==> inputs of run a <==
==> flow/design.v (excerpt) <==
module mul_op #(parameter INPUTS = 2,
		parameter OUTPUTS = 1,
		parameter DATA_IN_SIZE = 32,
		parameter DATA_OUT_SIZE = 32)
		(
		input clk,
		input rst,
		input [INPUTS * (DATA_IN_SIZE)- 1 : 0]data_in_bus,
		input [INPUTS - 1 : 0]valid_in_bus,
		output [INPUTS - 1 : 0] ready_in_bus,
		output [OUTPUTS * (DATA_OUT_SIZE) - 1 : 0]data_out_bus,
		output [OUTPUTS - 1 : 0]valid_out_bus,
		input 	[OUTPUTS - 1 : 0] ready_out_bus
);
Settings: LEC_CHECK=0, CAP_MARGIN=20, CORE_ASPECT_RATIO=0.7, CORE_MARGIN=2, CORE_UTILIZATION=72, CTS_CLUSTER_DIAMETER=159, CTS_CLUSTER_SIZE=95, PLACE_DENSITY=0.37, SLEW_MARGIN=20; clock period 6.28 ns.
run.sh (not shown) runs the stock make flow with config.mk's settings and CLKGATE_MAP_FILE=.
==> run b (differences from run a) <==
- ABC_AREA: unset -> 1
- CORE_ASPECT_RATIO: 0.7 -> unset
- CTS_CLUSTER_DIAMETER: 159 -> 227
- CTS_CLUSTER_SIZE: 95 -> 10
- PLACE_DENSITY: 0.37 -> unset
- SETUP_SLACK_MARGIN: unset -> 0.65
==> flow/constraint.sdc (replaced) <==
create_clock -name core_clock -period 3.52 [get_ports {clk}]
set_input_delay 0.7040 -clock core_clock [delete_from_list [all_inputs] [get_ports {clk}]]
set_output_delay 0.7040 -clock core_clock [all_outputs]
set_load 0.01 [all_outputs]
==> comparison table <==
|  | run b | run a |
|---|---|---|
| Met3 usage | 12.6% | 13.4% |
| Inverter count of the layout excluding clock inverters | 808 | 366 |
| Share of the final layout cell area in sequential cells | 17.6% | 19.3% |
| Vias per cell | 6.60 | 5.87 |
| Post-layout period usage | 213% | 111% |
| Count of clock-net buffers in the final layout | 17 | 18 |
| Non-filler instance count after layout | 3251 | 2559 |
| Sequential-to-total area share from yosys stat | 22.4% | 23.6% |
| Area growth from synthesis to final layout | 27.2% | 22.2% |
| Peak Freq | 133 MHz | 144 MHz |
| Simple-gate share of the synthesized area | 14.5% | 15.2% |
| Run status | complete, but fails checks | complete, but fails checks |
| Violated checks | negative setup slack | negative setup slack |
| Starting DRT DRC Count | 4420 | 1625 |
| Post-DP Area | 25500 sq um | 23900 sq um |
| Comb gates | 1440 | 1273 |
| Post-detailed-placement half-perimeter wirelength | 47.8 mm | 43.5 mm |
| Depth of the worst register-to-register path | 24 | 23 |
| Clock-cell share | 2.06% | 2.25% |
| Chip Width | 178 um | 207 um |


==> tundra <==
mul_op again, from the RTL that the note above started with.
==> flow/design.v (excerpt) <==
module mul_op #(parameter INPUTS = 2,
		parameter OUTPUTS = 1,
		parameter DATA_IN_SIZE = 32,
		parameter DATA_OUT_SIZE = 32)
		(
		input clk,
		input rst,
		input [INPUTS * (DATA_IN_SIZE)- 1 : 0]data_in_bus,
		input [INPUTS - 1 : 0]valid_in_bus,
		output [INPUTS - 1 : 0] ready_in_bus,
		output [OUTPUTS * (DATA_OUT_SIZE) - 1 : 0]data_out_bus,
		output [OUTPUTS - 1 : 0]valid_out_bus,
		input 	[OUTPUTS - 1 : 0] ready_out_bus
);
	localparam LATENCY = 4;
	wire [2 * DATA_OUT_SIZE - 1 : 0] temp_result;
	wire join_valid;
	wire buff_valid, oehb_valid, oehb_ready;
	wire oehb_dataOut, oehb_datain;
	joinC #(.N(INPUTS)) add_fork(.valid_in(valid_in_bus), .ready_in(ready_in_bus), .valid_out(join_valid), .ready_out(oehb_ready));
	mul_4_stage multiply_unit (.clk(clk), .ce(oehb_ready), .a(data_in_bus[0 * DATA_IN_SIZE +: DATA_IN_SIZE]), .b(data_in_bus[1 * DATA_IN_SIZE +: DATA_IN_SIZE]), .p(data_out_bus[0 * DATA_OUT_SIZE +: DATA_OUT_SIZE]));
	delay_buffer #(.SIZE(LATENCY - 1))delay_buff(.clk(clk), .rst(rst), .valid_in(join_valid), .ready_in(oehb_ready), .valid_out(buff_valid));
	OEHB #(.INPUTS(1), .OUTPUTS(1), .DATA_IN_SIZE(1), .DATA_OUT_SIZE(1)) oehb_buffer (.clk(clk), .rst(rst),
										 .data_in_bus(1'b0), .valid_in_bus(buff_valid), .ready_in_bus(oehb_ready),
										 .data_out_bus(oehb_dataOut), .valid_out_bus(valid_out_bus[0]), .ready_out_bus(ready_out_bus[0]));
endmodule
export LEC_CHECK = 0
export CAP_MARGIN = 20
export CELL_PAD_IN_SITES_DETAIL_PLACEMENT = 2
export CORE_ASPECT_RATIO = 1.68
export CORE_MARGIN = 9
export CORE_UTILIZATION = 25
export CTS_CLUSTER_DIAMETER = 123
export GPL_ROUTABILITY_DRIVEN = 1
export GPL_TIMING_DRIVEN = 1
export MAX_ROUTING_LAYER = met5
export MIN_ROUTING_LAYER = met2
export PLACE_DENSITY_LB_ADDON = 0.26
export SETUP_SLACK_MARGIN = -0.26
export SLEW_MARGIN = 0
export TNS_END_PERCENT = 40
create_clock -name core_clock -period 9.55 [get_ports {clk}]
==> inputs of lagoon, as changes to tundra <==
==> flow/config.mk (replaced) <==
export PLATFORM = sky130hd
export DESIGN_NAME = mul_op
export DESIGN_NICKNAME = mul_op
export VERILOG_FILES = /design/flow/design.v
export SDC_FILE = /design/flow/constraint.sdc
export NUM_CORES = 4
export LEC_CHECK = 0
export CAP_MARGIN = 20
export CORE_MARGIN = 2
export CORE_UTILIZATION = 57
export SLEW_MARGIN = 20
==> flow/constraint.sdc (replaced) <==
create_clock -name core_clock -period 7.52 [get_ports {clk}]
set_input_delay 1.5040 -clock core_clock [delete_from_list [all_inputs] [get_ports {clk}]]
set_output_delay 1.5040 -clock core_clock [all_outputs]
set_load 0.01 [all_outputs]
==> inputs of fjord, as changes to tundra <==
==> flow/config.mk (replaced) <==
export PLATFORM = sky130hd
export DESIGN_NAME = mul_op
export DESIGN_NICKNAME = mul_op
export VERILOG_FILES = /design/flow/design.v
export SDC_FILE = /design/flow/constraint.sdc
export NUM_CORES = 4
export LEC_CHECK = 0
export CAP_MARGIN = 20
export CORE_MARGIN = 2
export CORE_UTILIZATION = 70
export SLEW_MARGIN = 20
==> flow/constraint.sdc (replaced) <==
create_clock -name core_clock -period 6.49 [get_ports {clk}]
set_input_delay 1.2980 -clock core_clock [delete_from_list [all_inputs] [get_ports {clk}]]
set_output_delay 1.2980 -clock core_clock [all_outputs]
set_load 0.01 [all_outputs]
==> qor summary <==
quantity	tundra	lagoon	fjord
Run status	no timing/DRC/antenna violations	no timing/DRC/antenna violations	finished with violations
Violated checks	-	-	setup timing
Dpl hpwl	52200 um	39500 um	40100 um
Final Util	28.9%	64.8%	85.1%
Number of cells in the finished layout apart from fillers	3065	2458	2540
HP Start	multiply_unit.q0[27]	multiply_unit.q0[12]	multiply_unit.q1[15]
Routed wl met3	24500 um	2510 um	3980 um
Gr usage total	23.8%	27.6%	34.7%
Total routed wirelength	70500 um	49000 um	52700 um
Global-route wire length before repair	106000 um	79100 um	80700 um
Max transition margin	29.7%	39.3%	39.9%
RSZ-0062 raised after global routing	false	false	true
Number of warnings the tools reported	27	28	33
Fillcell total	8949	2942	1544
Maximum number of pins on one net before global-route repair	68	72	69
Largest fanout on the critical path	23	18	5
Required time at the worst-slack endpoint	9.96 ns	7.84 ns	6.82 ns
